==> inputs of build 3 <==
==> flow/design.v <==
module cpu(input clk, reset, input [15:0] i_mem_rddata, output logic o_mem_rd, o_mem_wr, output logic [15:0] o_mem_addr, o_mem_wrdata);
	logic ld_pc, pc_inc, ldpc7, Ain, Gin, AddSub, ldnz, ld_ir, ld_addr, ld_data, done;
	logic Gout, pcout, out8, s8out, s11out, wr, n, z;
	logic [15:0] buswire, wA, wG, wPC, wr0, wr1, wr2, wr3, wr4, wr5, wr6, wr7, sext_imm8, sext_imm11, IR, addr, data, sum;
	logic [7:0] Xreg, Yreg, Rin, Rout;
	logic [12:0] Sel;
	logic [7:0] imm8;
	logic [10:0] imm11;
	logic [4:0] inst;
	enum int unsigned
	{
		INIT,
		T0,
		T1,
		T2,
		T3,
		T4,
		T5,
		T6
	} state, nextstate;
	always @(posedge clk)
		if (reset)
			state <= INIT;
		else
			state <= nextstate;	
	always @(state, done)
	begin
		case (state)
			INIT:
				nextstate = T0;
			T0:  
				nextstate = T1;
			T1: begin
 				if (done) nextstate = T0;
 				else nextstate = T2;
 			end
			T2: 
 			begin
 				if (done) nextstate = T0;
				else nextstate = T3;
			end
	 		T3:  
	 		begin
				if (done) nextstate = T0;
 				else nextstate = T4;
 			end
			T4:  
			begin
 				if (done) nextstate = T0;
 				else nextstate = T5;
 			end
			T5:  
			begin
 				if (done) nextstate = T0;
 				else nextstate = T6;
 			end
 			T6: nextstate = T0;
			default: nextstate = INIT;
		endcase
	end
	always @(*)
	begin
		parameter 
		mv = 5'b0, add = 5'b1, sub = 5'b10, cmp = 5'b11, ld = 5'b100, st = 5'b101, 
		mvi = 5'b10000, addi = 5'b10001, subi = 5'b10010, cmpi = 5'b10011, mvhi = 5'b10110,
		jr = 5'b1000, jzr = 5'b1001, jnr = 5'b1010, callr = 5'b1100, 
		j = 5'b11000, jz = 5'b11001, jn = 5'b11010, call = 5'b11100;
		ld_pc = 0; pc_inc = 0; ldpc7 = 0; out8 = 0; Ain = 0; Gin = 0; AddSub = 0; ldnz = 0; 
		ld_ir = 0; ld_addr = 0; ld_data = 0; done = 0;
		Gout = 0; pcout = 0; s8out = 0; s11out = 0;
		o_mem_rd = 0; o_mem_wr = 0; wr = 0;
		Rin = 0;
		Rout = 0;
		case (state)
			INIT: begin
				ld_addr = 1;
				o_mem_rd = 1;
			end
			T0:  
				begin
					ld_ir = 1;
					pc_inc = 1;  
				end
			T1:
				case (inst)
					mv:
					begin
						Rout = Yreg;
						Rin = Xreg;
						ld_addr = 1;
					end
					add, sub, cmp: begin
						Rout = Xreg;
						Ain = 1;
					end
					ld, st: begin
						Rout = Yreg;
						wr = 1;
						ld_addr = 1;
					end
					mvi: begin
						s8out = 1;
						Rin = Xreg;
						ld_addr = 1;
					end
					addi, subi, cmpi: begin
						Rout = Xreg;
						Ain = 1;
					end
					mvhi: begin
						out8 = 1;
						Rin = Xreg;
						ld_addr = 1;
					end
					jr: begin
						Rout = Xreg;
						ld_pc = 1;
					end
					jzr: begin
						if (z) begin
							Rout = Xreg;
							ld_pc = 1;
						end
						else begin
							ld_addr = 1;
						end
					end
					jnr: begin
						if (n) begin
							Rout = Xreg;
							ld_pc = 1;
						end
						else begin
							ld_addr = 1;
						end					
					end
					callr: begin
						pcout = 1;
						Rin = 8'b10000000;
						ldpc7 = 1;
					end
					j: begin
						s11out = 1;
						Ain = 1;
					end
					jz: begin
						if (z) begin
							s11out = 1;
							Ain = 1;
						end
						else begin
							ld_addr = 1;
						end
					end
					jn: begin
						if (n) begin
							s11out = 1;
							Ain = 1;
						end
						else begin
							ld_addr = 1;
						end					
					end
					call: begin
						pcout = 1;
						Rin = 8'b10000000;
						ldpc7 = 1;
					end
					default: ;
			   endcase
			T2:
				case (inst)
					mv, mvi, mvhi:
					begin
						done = 1;
						o_mem_rd = 1;
					end
					add: begin
						Rout = Yreg;
						Gin = 1;
					end
					sub, cmp: begin
						Rout = Yreg;
						Gin = 1;
						AddSub = 1;
					end
					ld: begin
						o_mem_rd = 1;
					end
					st: begin
						Rout = Xreg;
						wr = 1;
						ld_data = 1;
					end
					addi: begin
						s8out = 1;
						Gin = 1;
					end
					subi, cmpi: begin
						s8out = 1;
						Gin = 1;
						AddSub = 1;	
					end
					jr: begin
						ld_addr = 1;
					end
					jzr: begin
						if (z) begin
							ld_addr = 1;
						end
						else begin
							done = 1;
							o_mem_rd = 1;
						end
					end
					jnr: begin
						if (n) begin
							ld_addr = 1;
						end
						else begin
							done = 1;
							o_mem_rd = 1;
						end					
					end
					callr: begin
						Rout = Xreg;
						ld_pc = 1;
					end
					j: begin
						pcout = 1;
						Gin = 1;
					end
					jz: begin
						if (z) begin
							pcout = 1;
							Gin = 1;
						end
						else begin
							done = 1;
							o_mem_rd = 1;
						end
					end
					jn: begin
						if (n) begin
							pcout = 1;
							Gin = 1;
						end
						else begin
							done = 1;
							o_mem_rd = 1;
						end					
					end
					call: begin
						s11out = 1;
						Ain = 1;
					end
					default: ;
			   endcase
			T3:
				case (inst)
					add, sub: begin
						Gout = 1;
						Rin = Xreg;
						ldnz = 1;
						ld_addr = 1;
					end
					cmp: begin
						Gout = 1;
						ldnz = 1;
						ld_addr = 1;
					end
					ld: begin
						Rout = 0;
						Rin = Xreg;
						ld_addr = 1;
					end
					st: begin
						o_mem_wr = 1;
					end
					addi, subi: begin
						Gout = 1;
						Rin = Xreg;
						ldnz = 1;
						ld_addr = 1;
					end
					cmpi: begin
						Gout = 1;
						ldnz = 1;
						ld_addr = 1;
					end
					jr, jzr, jnr: begin
						done = 1;
						o_mem_rd = 1;
					end
					callr: begin
						ld_addr = 1;
					end
					j, jz, jn: begin
						Gout = 1;
						ld_pc = 1;
					end
					call: begin
						pcout = 1;
						Gin = 1;
					end
					default: ;
			   endcase
			T4:
				case (inst)
					add, sub, cmp, ld, addi, subi, cmpi, callr: begin
						done = 1;
						o_mem_rd = 1;
					end
					cmp: begin
						Gout = 1;
						ldnz = 1;
						ld_addr = 1;
					end
					st: begin
						ld_addr = 1;
					end
					j, jz, jn: begin
						ld_addr = 1;
					end
					call: begin
						Gout = 1;
						ld_pc = 1;
					end
					default: ;
			   endcase
			T5:
				case (inst)
					st, j, jz, jn: begin
						done = 1;
						o_mem_rd = 1;
					end
					call: begin
						ld_addr = 1;
					end
					default: ;
			   endcase
			T6:
				case (inst)
					call: begin
						done = 1;
						o_mem_rd = 1;
					end
					default: ;
			   endcase
			default: ;
		endcase
	end
	assign inst = IR[4:0];
	assign imm8 = IR[15:8];
	assign imm11 = IR[15:5];
	dec3to8 decX (IR[7:5], 1'b1, Xreg);
	dec3to8 decY (IR[10:8], 1'b1, Yreg);
	regn IRreg (i_mem_rddata, ld_ir, clk, IR);	
	genpurp r0 (buswire, Rin[0], out8, 1'b0, clk, reset, wr0);
	genpurp r1 (buswire, Rin[1], out8, 1'b0, clk, reset, wr1);
	genpurp r2 (buswire, Rin[2], out8, 1'b0, clk, reset, wr2);
	genpurp r3 (buswire, Rin[3], out8, 1'b0, clk, reset, wr3);
	genpurp r4 (buswire, Rin[4], out8, 1'b0, clk, reset, wr4);
	genpurp r5 (buswire, Rin[5], out8, 1'b0, clk, reset, wr5);
	genpurp r6 (buswire, Rin[6], out8, 1'b0, clk, reset, wr6);
	genpurp r7 (buswire, Rin[7], out8, ldpc7, clk, reset, wr7);  
	pc_count pc(buswire, reset, clk, ld_pc, pc_inc, wPC);
	regn rA (buswire, Ain, clk, wA);
	regn rG (sum, Gin, clk, wG);
	regn raddr (addr, ld_addr, clk, o_mem_addr);
	regn rdata (data, ld_data, clk, o_mem_wrdata);
	always @(posedge clk) begin
	 	if (reset) begin
	 		n = 0;
	 		z = 0;
	 	end
	 	if (ldnz) begin
	 		n = buswire[15];
	 		z = (buswire == 16'b0) ? 1 : 0;
	 	end
	end
	always @(AddSub or wA or buswire)
		begin
		if (!AddSub)
			sum = wA + buswire;
	    else
			sum = wA - buswire;
		end
	assign addr = (wr) ? buswire : wPC;
	assign data = (wr) ? buswire : 16'b0;
	assign Sel = {Rout, Gout, pcout, out8, s8out, s11out};
	always @(*)
	begin
		if (Sel == 13'b1000000000000)
			buswire = wr7;
   	else if (Sel == 13'b100000000000)
			buswire = wr6;
		else if (Sel == 13'b10000000000)
			buswire = wr5;
		else if (Sel == 13'b1000000000)
			buswire = wr4;
		else if (Sel == 13'b100000000)
			buswire = wr3;
		else if (Sel == 10'b10000000)
			buswire = wr2;
		else if (Sel == 10'b1000000)
			buswire = wr1;
		else if (Sel == 10'b100000)
			buswire = wr0;
		else if (Sel == 10'b10000)
			buswire = wG;
		else if (Sel == 10'b1000)
			buswire = wPC;
		else if (Sel == 10'b100)
			buswire = {imm8, 8'b0};  
		else if (Sel == 10'b10)
			buswire = {{8{imm8[7]}}, imm8};  
		else if (Sel == 10'b1)
			buswire = 2*{{4{imm11[10]}}, imm11};  
   		else buswire = i_mem_rddata;
	end
endmodule
module dec3to8(input [2:0] in, input enable, output logic [7:0] Y);
	always @(in or enable)
	begin
		if (enable)
			case (in)
				3'b000: Y = 8'b1;
	   	   		3'b001: Y = 8'b10;
				3'b010: Y = 8'b100;
				3'b011: Y = 8'b1000;
				3'b100: Y = 8'b10000;
				3'b101: Y = 8'b100000;
				3'b110: Y = 8'b1000000;
				3'b111: Y = 8'b10000000;
			endcase
		else 
			Y = 8'b0;
	end
endmodule
module genpurp(input [15:0] R, input Rin, out8, ldpc7, clk, reset, output logic [15:0] Q);
	always @(posedge clk)
	 	if (reset)
	 		Q <= 16'b0;
	 	else if (out8 & Rin)
			Q <= Q + R;
		else if (Rin) 
			Q <= R;  
		else if (ldpc7)
			Q <= R;  
endmodule
module pc_count(input [15:0] R, input reset, Clock, ld_pc, pc_inc, output logic [15:0] Q);
	always @(posedge Clock)
	 	if (reset)
			Q <= 16'b0;
		else if (ld_pc)
			Q <= R;
		else if (pc_inc)
			Q <= Q + 2'b10;  
endmodule
module regn(R, Rin, Clock, Q);
	parameter n = 16;
	input [n-1:0] R;
	input Rin, Clock;
	output [n-1:0] Q;
	reg [n-1:0] Q;
	always @(posedge Clock)
	 	if (Rin)
			Q <= R;
endmodule
==> flow/run.sh <==
#!/bin/bash
# the make line also repeats each setting of config.mk as NAME=value (left out here)
make -C /OpenROAD-flow-scripts/flow DESIGN_CONFIG=/design/flow/config.mk WORK_HOME=/design/flow/orfs CLKGATE_MAP_FILE= finish
==> flow/config.mk <==
export PLATFORM = sky130hd
export DESIGN_NAME = cpu
export DESIGN_NICKNAME = cpu
export VERILOG_FILES = /design/flow/design.v
export SDC_FILE = /design/flow/constraint.sdc
export NUM_CORES = 4
export LEC_CHECK = 0
export ABC_AREA = 1
export CAP_MARGIN = 20
export CELL_PAD_IN_SITES_DETAIL_PLACEMENT = 2
export CELL_PAD_IN_SITES_GLOBAL_PLACEMENT = 3
export CORE_MARGIN = 2
export CORE_UTILIZATION = 63
export CTS_CLUSTER_DIAMETER = 166
export GPL_TIMING_DRIVEN = 1
export HOLD_SLACK_MARGIN = 0.25
export MIN_ROUTING_LAYER = met2
export PLACE_DENSITY = 0.63
export SETUP_SLACK_MARGIN = 0.49
export SLEW_MARGIN = 20
export TNS_END_PERCENT = 70
==> flow/constraint.sdc <==
create_clock -name core_clock -period 7.41 [get_ports {clk}]
set_input_delay 1.4820 -clock core_clock [delete_from_list [all_inputs] [get_ports {clk}]]
set_output_delay 1.4820 -clock core_clock [all_outputs]
set_load 0.01 [all_outputs]
==> build 11: changes against build 3 <==
==> flow/config.mk (replaced) <==
export PLATFORM = sky130hd
export DESIGN_NAME = cpu
export DESIGN_NICKNAME = cpu
export VERILOG_FILES = /design/flow/design.v
export SDC_FILE = /design/flow/constraint.sdc
export NUM_CORES = 4
export LEC_CHECK = 0
export ABC_AREA = 0
export CAP_MARGIN = 20
export CORE_MARGIN = 2
export CORE_UTILIZATION = 72
export CTS_CLUSTER_DIAMETER = 310
export CTS_CLUSTER_SIZE = 99
export PLACE_DENSITY = 0.42
export SETUP_SLACK_MARGIN = 0.74
export SLEW_MARGIN = 20
export TNS_END_PERCENT = 10
==> flow/constraint.sdc (replaced) <==
create_clock -name core_clock -period 3.11 [get_ports {clk}]
set_input_delay 0.6220 -clock core_clock [delete_from_list [all_inputs] [get_ports {clk}]]
set_output_delay 0.6220 -clock core_clock [all_outputs]
set_load 0.01 [all_outputs]
==> results.ini <==
[status]
tool.error = [ERROR GPL-0301] Utilization 148.156 % exceeds 100%.
haltStage = global placement without I/O (3_1_place_gp_skip_io)
status = did not finish

[yosys]
ys_sh_xor = 0.0587
ys_seq_frac = 0.313
simple_gate_area_frac = 0.245

[die]
dieArea_mm2 = 0.0312

Source of the figures above: build 3

==> results.ini <==
[status]
status = did not finish
haltStage = detailed placement (3_5_place_dp)
tool.error = [ERROR DPL-0033] detailed placement checks failed during check placement.

[yosys]
floorplan.nets = 2353
syn-cell-area_mm2 = 0.0187
ys_seq_frac = 0.315
ys_sh_xor = 0.0656
simple_gate_area_frac = 0.181

[die]
dieArea_mm2 = 0.0273

Source of the figures above: build 11

